==> inputs of 04-15 <==
==> flow/design.v <==
`timescale 1ns/1ps
module adder_32bit (
    input wire [31:0] a,
    input wire [31:0] b,
    output wire [31:0] sum
);
    wire [31:0] p, g;
    wire [32:0] c;
    assign c[0] = 1'b0;
    wire [7:0] block_p, block_g;
    wire [8:0] block_c;
    assign block_c[0] = 1'b0;
    assign p = a ^ b;   
    assign g = a & b;   
    assign c[1] = g[0] | (p[0] & c[0]);
    assign c[2] = g[1] | (p[1] & c[1]);
    assign c[3] = g[2] | (p[2] & c[2]);
    assign c[4] = g[3] | (p[3] & c[3]);
    assign block_p[0] = p[0] & p[1] & p[2] & p[3];
    assign block_g[0] = g[3] | (p[3] & g[2]) | (p[3] & p[2] & g[1]) | (p[3] & p[2] & p[1] & g[0]);
    assign c[5] = g[4] | (p[4] & c[4]);
    assign c[6] = g[5] | (p[5] & c[5]);
    assign c[7] = g[6] | (p[6] & c[6]);
    assign c[8] = g[7] | (p[7] & c[7]);
    assign block_p[1] = p[4] & p[5] & p[6] & p[7];
    assign block_g[1] = g[7] | (p[7] & g[6]) | (p[7] & p[6] & g[5]) | (p[7] & p[6] & p[5] & g[4]);
    assign c[9]  = g[8]  | (p[8]  & c[8]);
    assign c[10] = g[9]  | (p[9]  & c[9]);
    assign c[11] = g[10] | (p[10] & c[10]);
    assign c[12] = g[11] | (p[11] & c[11]);
    assign block_p[2] = p[8] & p[9] & p[10] & p[11];
    assign block_g[2] = g[11] | (p[11] & g[10]) | (p[11] & p[10] & g[9]) | (p[11] & p[10] & p[9] & g[8]);
    assign c[13] = g[12] | (p[12] & c[12]);
    assign c[14] = g[13] | (p[13] & c[13]);
    assign c[15] = g[14] | (p[14] & c[14]);
    assign c[16] = g[15] | (p[15] & c[15]);
    assign block_p[3] = p[12] & p[13] & p[14] & p[15];
    assign block_g[3] = g[15] | (p[15] & g[14]) | (p[15] & p[14] & g[13]) | (p[15] & p[14] & p[13] & g[12]);
    assign c[17] = g[16] | (p[16] & c[16]);
    assign c[18] = g[17] | (p[17] & c[17]);
    assign c[19] = g[18] | (p[18] & c[18]);
    assign c[20] = g[19] | (p[19] & c[19]);
    assign block_p[4] = p[16] & p[17] & p[18] & p[19];
    assign block_g[4] = g[19] | (p[19] & g[18]) | (p[19] & p[18] & g[17]) | (p[19] & p[18] & p[17] & g[16]);
    assign c[21] = g[20] | (p[20] & c[20]);
    assign c[22] = g[21] | (p[21] & c[21]);
    assign c[23] = g[22] | (p[22] & c[22]);
    assign c[24] = g[23] | (p[23] & c[23]);
    assign block_p[5] = p[20] & p[21] & p[22] & p[23];
    assign block_g[5] = g[23] | (p[23] & g[22]) | (p[23] & p[22] & g[21]) | (p[23] & p[22] & p[21] & g[20]);
    assign c[25] = g[24] | (p[24] & c[24]);
    assign c[26] = g[25] | (p[25] & c[25]);
    assign c[27] = g[26] | (p[26] & c[26]);
    assign c[28] = g[27] | (p[27] & c[27]);
    assign block_p[6] = p[24] & p[25] & p[26] & p[27];
    assign block_g[6] = g[27] | (p[27] & g[26]) | (p[27] & p[26] & g[25]) | (p[27] & p[26] & p[25] & g[24]);
    assign c[29] = g[28] | (p[28] & c[28]);
    assign c[30] = g[29] | (p[29] & c[29]);
    assign c[31] = g[30] | (p[30] & c[30]);
    assign c[32] = g[31] | (p[31] & c[31]);
    assign block_p[7] = p[28] & p[29] & p[30] & p[31];
    assign block_g[7] = g[31] | (p[31] & g[30]) | (p[31] & p[30] & g[29]) | (p[31] & p[30] & p[29] & g[28]);
    assign block_c[1] = block_g[0] | (block_p[0] & block_c[0]);
    assign block_c[2] = block_g[1] | (block_p[1] & block_c[1]);
    assign block_c[3] = block_g[2] | (block_p[2] & block_c[2]);
    assign block_c[4] = block_g[3] | (block_p[3] & block_c[3]);
    assign block_c[5] = block_g[4] | (block_p[4] & block_c[4]);
    assign block_c[6] = block_g[5] | (block_p[5] & block_c[5]);
    assign block_c[7] = block_g[6] | (block_p[6] & block_c[6]);
    assign block_c[8] = block_g[7] | (block_p[7] & block_c[7]);
    assign sum = p ^ c[31:0];
endmodule
`timescale 1ns/1ps
module csa_32bit (
    input wire [31:0] a,
    input wire [31:0] b,
    input wire [31:0] c,
    output wire [31:0] sum,
    output wire [31:0] carry
);
    genvar i;
    generate
        for (i = 0; i < 32; i = i + 1) begin : csa_bit
            full_adder fa (
                .a(a[i]),
                .b(b[i]),
                .c_in(c[i]),
                .sum(sum[i]),
                .c_out(carry[i])
            );
        end
    endgenerate
endmodule
module full_adder (
    input wire a,
    input wire b,
    input wire c_in,
    output wire sum,
    output wire c_out
);
    wire xor_ab, and_ab, and_xor_cin;
    xor_gate xor1 (.a(a), .b(b), .out(xor_ab));
    xor_gate xor2 (.a(xor_ab), .b(c_in), .out(sum));
    and_gate and1 (.a(a), .b(b), .out(and_ab));
    and_gate and2 (.a(xor_ab), .b(c_in), .out(and_xor_cin));
    or_gate or1 (.a(and_ab), .b(and_xor_cin), .out(c_out));
endmodule
`timescale 1ns/1ps
module and_gate (
    input wire a,
    input wire b,
    output wire out
);
    and(out,a,b);
endmodule
module xor_gate (
    input wire a,
    input wire b,
    output wire out
);
    xor(out,a,b);
endmodule
module or_gate (
    input wire a,
    input wire b,
    output wire out
);
    or(out,a,b);
endmodule
module multiplier_16bit (
    input wire [15:0] a,
    input wire [15:0] b,
    output wire [31:0] product
);
    wire [31:0] pp [15:0];
    genvar i, j;
    generate
        for (i = 0; i < 16; i = i + 1) begin : pp_row
            for (j = 0; j < 16; j = j + 1) begin : pp_col
                wire pp_bit;
                and pp_and (pp_bit, a[j], b[i]);
                assign pp[i][j+i] = pp_bit;
            end
            if (i > 0) begin : lower_zeros
                for (j = 0; j < i; j = j + 1) begin : lz
                    assign pp[i][j] = 1'b0;
                end
            end
            if (i + 16 < 32) begin : upper_zeros
                for (j = i + 16; j < 32; j = j + 1) begin : uz
                    assign pp[i][j] = 1'b0;
                end
            end
        end
    endgenerate
    wire [31:0] s1_sum[5:0], s1_carry[5:0];
    csa_32bit csa1_0 (.a(pp[0]), .b(pp[1]), .c(pp[2]), .sum(s1_sum[0]), .carry(s1_carry[0]));
    csa_32bit csa1_1 (.a(pp[3]), .b(pp[4]), .c(pp[5]), .sum(s1_sum[1]), .carry(s1_carry[1]));
    csa_32bit csa1_2 (.a(pp[6]), .b(pp[7]), .c(pp[8]), .sum(s1_sum[2]), .carry(s1_carry[2]));
    csa_32bit csa1_3 (.a(pp[9]), .b(pp[10]), .c(pp[11]), .sum(s1_sum[3]), .carry(s1_carry[3]));
    csa_32bit csa1_4 (.a(pp[12]), .b(pp[13]), .c(pp[14]), .sum(s1_sum[4]), .carry(s1_carry[4]));
    assign s1_sum[5] = pp[15];
    assign s1_carry[5] = 32'd0;
    wire [31:0] s2_sum[3:0], s2_carry[3:0];
    csa_32bit csa2_0 (.a(s1_sum[0]), .b({s1_carry[0][30:0], 1'b0}), .c(s1_sum[1]),
                      .sum(s2_sum[0]), .carry(s2_carry[0]));
    csa_32bit csa2_1 (.a({s1_carry[1][30:0], 1'b0}), .b(s1_sum[2]), .c({s1_carry[2][30:0], 1'b0}),
                      .sum(s2_sum[1]), .carry(s2_carry[1]));
    csa_32bit csa2_2 (.a(s1_sum[3]), .b({s1_carry[3][30:0], 1'b0}), .c(s1_sum[4]),
                      .sum(s2_sum[2]), .carry(s2_carry[2]));
    csa_32bit csa2_3 (.a({s1_carry[4][30:0], 1'b0}), .b(s1_sum[5]), .c({s1_carry[5][30:0], 1'b0}),
                      .sum(s2_sum[3]), .carry(s2_carry[3]));
    wire [31:0] s3_sum[2:0], s3_carry[2:0];
    csa_32bit csa3_0 (.a(s2_sum[0]), .b({s2_carry[0][30:0], 1'b0}), .c(s2_sum[1]),
                      .sum(s3_sum[0]), .carry(s3_carry[0]));
    csa_32bit csa3_1 (.a({s2_carry[1][30:0], 1'b0}), .b(s2_sum[2]), .c({s2_carry[2][30:0], 1'b0}),
                      .sum(s3_sum[1]), .carry(s3_carry[1]));
    assign s3_sum[2] = s2_sum[3];
    assign s3_carry[2] = {s2_carry[3][30:0], 1'b0};
    wire [31:0] s4_sum[1:0], s4_carry[1:0];
    csa_32bit csa4_0 (.a(s3_sum[0]), .b({s3_carry[0][30:0], 1'b0}), .c(s3_sum[1]),
                      .sum(s4_sum[0]), .carry(s4_carry[0]));
    csa_32bit csa4_1 (.a({s3_carry[1][30:0], 1'b0}), .b(s3_sum[2]), .c(s3_carry[2]),
                      .sum(s4_sum[1]), .carry(s4_carry[1]));
    wire [31:0] final_sum, final_carry;
    csa_32bit csa_final (.a(s4_sum[0]), .b({s4_carry[0][30:0], 1'b0}), .c(s4_sum[1]),
                         .sum(final_sum), .carry(final_carry));
    wire [31:0] shifted_carry;
    assign shifted_carry = {final_carry[30:0], 1'b0};
    wire [31:0] temp_sum;
    adder_32bit final_adder1 (.a(final_sum), .b(shifted_carry), .sum(temp_sum));
    wire [31:0] shifted_carry2;
    assign shifted_carry2 = {s4_carry[1][30:0], 1'b0};
    adder_32bit final_adder2 (.a(temp_sum), .b(shifted_carry2), .sum(product));
endmodule
`timescale 1ns/1ps
module pe (
    input wire clk,
    input wire rst_n,
    input wire en,
    input wire [15:0] a_in,       
    input wire [15:0] b_in,       
    input wire [31:0] partial_sum_in,   
    input wire load_acc,          
    output reg [15:0] a_out,      
    output reg [15:0] b_out,      
    output wire [31:0] acc_out    
);
    wire [31:0] mult_result;
    wire [31:0] add_result;
    reg [31:0] accumulator;
    multiplier_16bit mult_inst (
        .a(a_in),
        .b(b_in),
        .product(mult_result)
    );
    adder_32bit add_inst (
        .a(accumulator),
        .b(mult_result),
        .sum(add_result)
    );
    always @(posedge clk or negedge rst_n) begin
        if (!rst_n) begin
            accumulator <= 32'd0;
        end else if (load_acc) begin
            accumulator <= partial_sum_in;
        end else if (en) begin
            accumulator <= add_result;
        end
    end
    always @(posedge clk or negedge rst_n) begin
        if (!rst_n) begin
            a_out <= 16'd0;
            b_out <= 16'd0;
        end else if (en) begin
            a_out <= a_in;
            b_out <= b_in;
        end
    end
    assign acc_out = accumulator;
endmodule
`timescale 1ns/1ps
module mac_array_4x4 (
    input wire clk,
    input wire rst_n,
    input wire en,
    input wire load_acc,
    input wire [15:0] a_in_0,
    input wire [15:0] a_in_1,
    input wire [15:0] a_in_2,
    input wire [15:0] a_in_3,
    input wire [15:0] b_in_0,
    input wire [15:0] b_in_1,
    input wire [15:0] b_in_2,
    input wire [15:0] b_in_3,
    input wire [511:0] partial_sum_init,
    output wire [31:0] result_0_0, result_0_1, result_0_2, result_0_3,
    output wire [31:0] result_1_0, result_1_1, result_1_2, result_1_3,
    output wire [31:0] result_2_0, result_2_1, result_2_2, result_2_3,
    output wire [31:0] result_3_0, result_3_1, result_3_2, result_3_3
);
    wire [15:0] a_wire [0:3][0:4];   
    wire [15:0] b_wire [0:4][0:3];   
    assign a_wire[0][0] = a_in_0;
    assign a_wire[1][0] = a_in_1;
    assign a_wire[2][0] = a_in_2;
    assign a_wire[3][0] = a_in_3;
    assign b_wire[0][0] = b_in_0;
    assign b_wire[0][1] = b_in_1;
    assign b_wire[0][2] = b_in_2;
    assign b_wire[0][3] = b_in_3;
    wire [31:0] acc_out [0:3][0:3];
    genvar row, col;
    generate
        for (row = 0; row < 4; row = row + 1) begin : pe_row
            for (col = 0; col < 4; col = col + 1) begin : pe_col
                pe pe_inst (
                    .clk(clk),
                    .rst_n(rst_n),
                    .en(en),
                    .a_in(a_wire[row][col]),
                    .b_in(b_wire[row][col]),
                    .partial_sum_in(partial_sum_init[(row*4+col)*32 +: 32]),
                    .load_acc(load_acc),
                    .a_out(a_wire[row][col+1]),
                    .b_out(b_wire[row+1][col]),
                    .acc_out(acc_out[row][col])
                );
            end
        end
    endgenerate
    assign result_0_0 = acc_out[0][0];
    assign result_0_1 = acc_out[0][1];
    assign result_0_2 = acc_out[0][2];
    assign result_0_3 = acc_out[0][3];
    assign result_1_0 = acc_out[1][0];
    assign result_1_1 = acc_out[1][1];
    assign result_1_2 = acc_out[1][2];
    assign result_1_3 = acc_out[1][3];
    assign result_2_0 = acc_out[2][0];
    assign result_2_1 = acc_out[2][1];
    assign result_2_2 = acc_out[2][2];
    assign result_2_3 = acc_out[2][3];
    assign result_3_0 = acc_out[3][0];
    assign result_3_1 = acc_out[3][1];
    assign result_3_2 = acc_out[3][2];
    assign result_3_3 = acc_out[3][3];
endmodule
==> flow/run.sh <==
#!/bin/bash
# the make line also repeats each setting of config.mk as NAME=value (left out here)
make -C /OpenROAD-flow-scripts/flow DESIGN_CONFIG=/design/flow/config.mk WORK_HOME=/design/flow/orfs CLKGATE_MAP_FILE= finish
==> flow/config.mk <==
export PLATFORM = sky130hd
export DESIGN_NAME = mac_array_4x4
export DESIGN_NICKNAME = mac_array_4x4
export VERILOG_FILES = /design/flow/design.v
export SDC_FILE = /design/flow/constraint.sdc
export NUM_CORES = 4
export LEC_CHECK = 0
export CAP_MARGIN = 15
export CORE_MARGIN = 2
export CORE_UTILIZATION = 72
export CTS_CLUSTER_SIZE = 58
export HOLD_SLACK_MARGIN = 0.29
export PLACE_DENSITY_LB_ADDON = 0.01
export SETUP_SLACK_MARGIN = 2.85
export SLEW_MARGIN = 20
==> flow/constraint.sdc <==
create_clock -name core_clock -period 9.7 [get_ports {clk}]
set_input_delay 1.9400 -clock core_clock [delete_from_list [all_inputs] [get_ports {clk}]]
set_output_delay 1.9400 -clock core_clock [all_outputs]
set_load 0.01 [all_outputs]
==> inputs of 09-21, as changes to 04-15 <==
ABC_AREA = 1   (was not set)
CAP_MARGIN = 20   (was 15)
CELL_PAD_IN_SITES_GLOBAL_PLACEMENT = 2   (was not set)
CORE_UTILIZATION = 59   (was 72)
CTS_CLUSTER_SIZE = 88   (was 58)
GPL_ROUTABILITY_DRIVEN = 1   (was not set)
HOLD_SLACK_MARGIN = not set   (was 0.29)
MIN_ROUTING_LAYER = met1   (was not set)
PLACE_DENSITY_LB_ADDON = not set   (was 0.01)
SETUP_SLACK_MARGIN = 5.0   (was 2.85)
SLEW_MARGIN = 10   (was 20)
==> flow/constraint.sdc (replaced) <==
create_clock -name core_clock -period 21.5 [get_ports {clk}]
set_input_delay 4.3000 -clock core_clock [delete_from_list [all_inputs] [get_ports {clk}]]
set_output_delay 4.3000 -clock core_clock [all_outputs]
set_load 0.01 [all_outputs]
==> results <==
quantity	09-21	04-15
Mapped Cells	21.7k	17.8k
Yosys stat cell total	21.7k	17.8k
Unique cell types	25	24
Post-synthesis share of cell area spent on and-or and or-and gates	0.0314	0.0293
Horizontal extent of the die	556 µm	497 µm
XOR/XNOR Fraction of Synth Area	0.00195	0.00240
Area fraction of the dominant cell type after synthesis	0.450	0.461
Initial standard-cell utilization of the core	0.593	0.723
Adder-Cell Fraction of Synth Area	0.521	0.534
Status	did not finish	complete, but fails checks
Failing step	global placement without I/O (3_1_place_gp_skip_io)	-
Violated checks	-	negative setup slack
Average cell area after synthesis	8.27 µm²	9.86 µm²
Net Count, Synth	27.4k	23.5k
Cell area after synthesis	0.179 mm²	0.175 mm²
Core footprint	0.303 mm²	0.243 mm²
Yosys Chip Area	0.179 mm²	0.175 mm²
Simple logic cell fraction of the synthesized area	0.106	0.166
Row Count	202	181
Mux frac, synth	0.00803	0.0257

---

==> inputs of trial 61 <==
// mac_array_4x4: RTL as listed in full above, without the edits since
Settings: LEC_CHECK=0, ABC_AREA=1, CAP_MARGIN=15, CORE_MARGIN=2, CORE_UTILIZATION=72, CTS_CLUSTER_DIAMETER=287, CTS_CLUSTER_SIZE=15, HOLD_SLACK_MARGIN=0.29, PLACE_DENSITY_LB_ADDON=0.01, SETUP_SLACK_MARGIN=2.85, SLEW_MARGIN=20; clock period 9.7 ns.
run.sh (not shown) runs the stock make flow with config.mk's settings and CLKGATE_MAP_FILE=.
==> trial 76: changes against trial 61 <==
Settings changed: ABC_AREA 1 to unset, CAP_MARGIN 15 to 20, CORE_UTILIZATION 72 to 11, CTS_CLUSTER_DIAMETER 287 to unset, CTS_CLUSTER_SIZE 15 to unset, HOLD_SLACK_MARGIN 0.29 to unset, PLACE_DENSITY_LB_ADDON 0.01 to unset, SETUP_SLACK_MARGIN 2.85 to unset.
==> flow/constraint.sdc (replaced) <==
create_clock -name core_clock -period 22.4 [get_ports {clk}]
set_input_delay 4.4800 -clock core_clock [delete_from_list [all_inputs] [get_ports {clk}]]
set_output_delay 4.4800 -clock core_clock [all_outputs]
set_load 0.01 [all_outputs]
==> build 67: changes against trial 61 <==
Settings changed: ABC_AREA 1 to unset, CAP_MARGIN 15 to 20, CTS_CLUSTER_DIAMETER 287 to unset, CTS_CLUSTER_SIZE 15 to unset, HOLD_SLACK_MARGIN 0.29 to unset, PLACE_DENSITY_LB_ADDON 0.01 to unset, SETUP_SLACK_MARGIN 2.85 to unset.
==> flow/constraint.sdc (replaced) <==
create_clock -name core_clock -period 14.1 [get_ports {clk}]
set_input_delay 2.8200 -clock core_clock [delete_from_list [all_inputs] [get_ports {clk}]]
set_output_delay 2.8200 -clock core_clock [all_outputs]
set_load 0.01 [all_outputs]
==> notes <==
- Trial 61 finished with negative setup slack left. Trial 76 finished with timing, DRC and antenna clean. Build 67 completed and failed the layout checks on negative setup slack.
- In flip-flop count, trial 61 and trial 76 do not differ.
- Setup slack: trial 61 < build 67 < trial 76.
- The highest final area belongs to trial 76, the lowest to build 67.
- Cell count, highest first: trial 76, trial 61, build 67.
- The lowest count of clock-buffer cells in the layout belongs to trial 61, the highest to trial 76.
- Global-route usage: trial 76 < build 67 < trial 61.
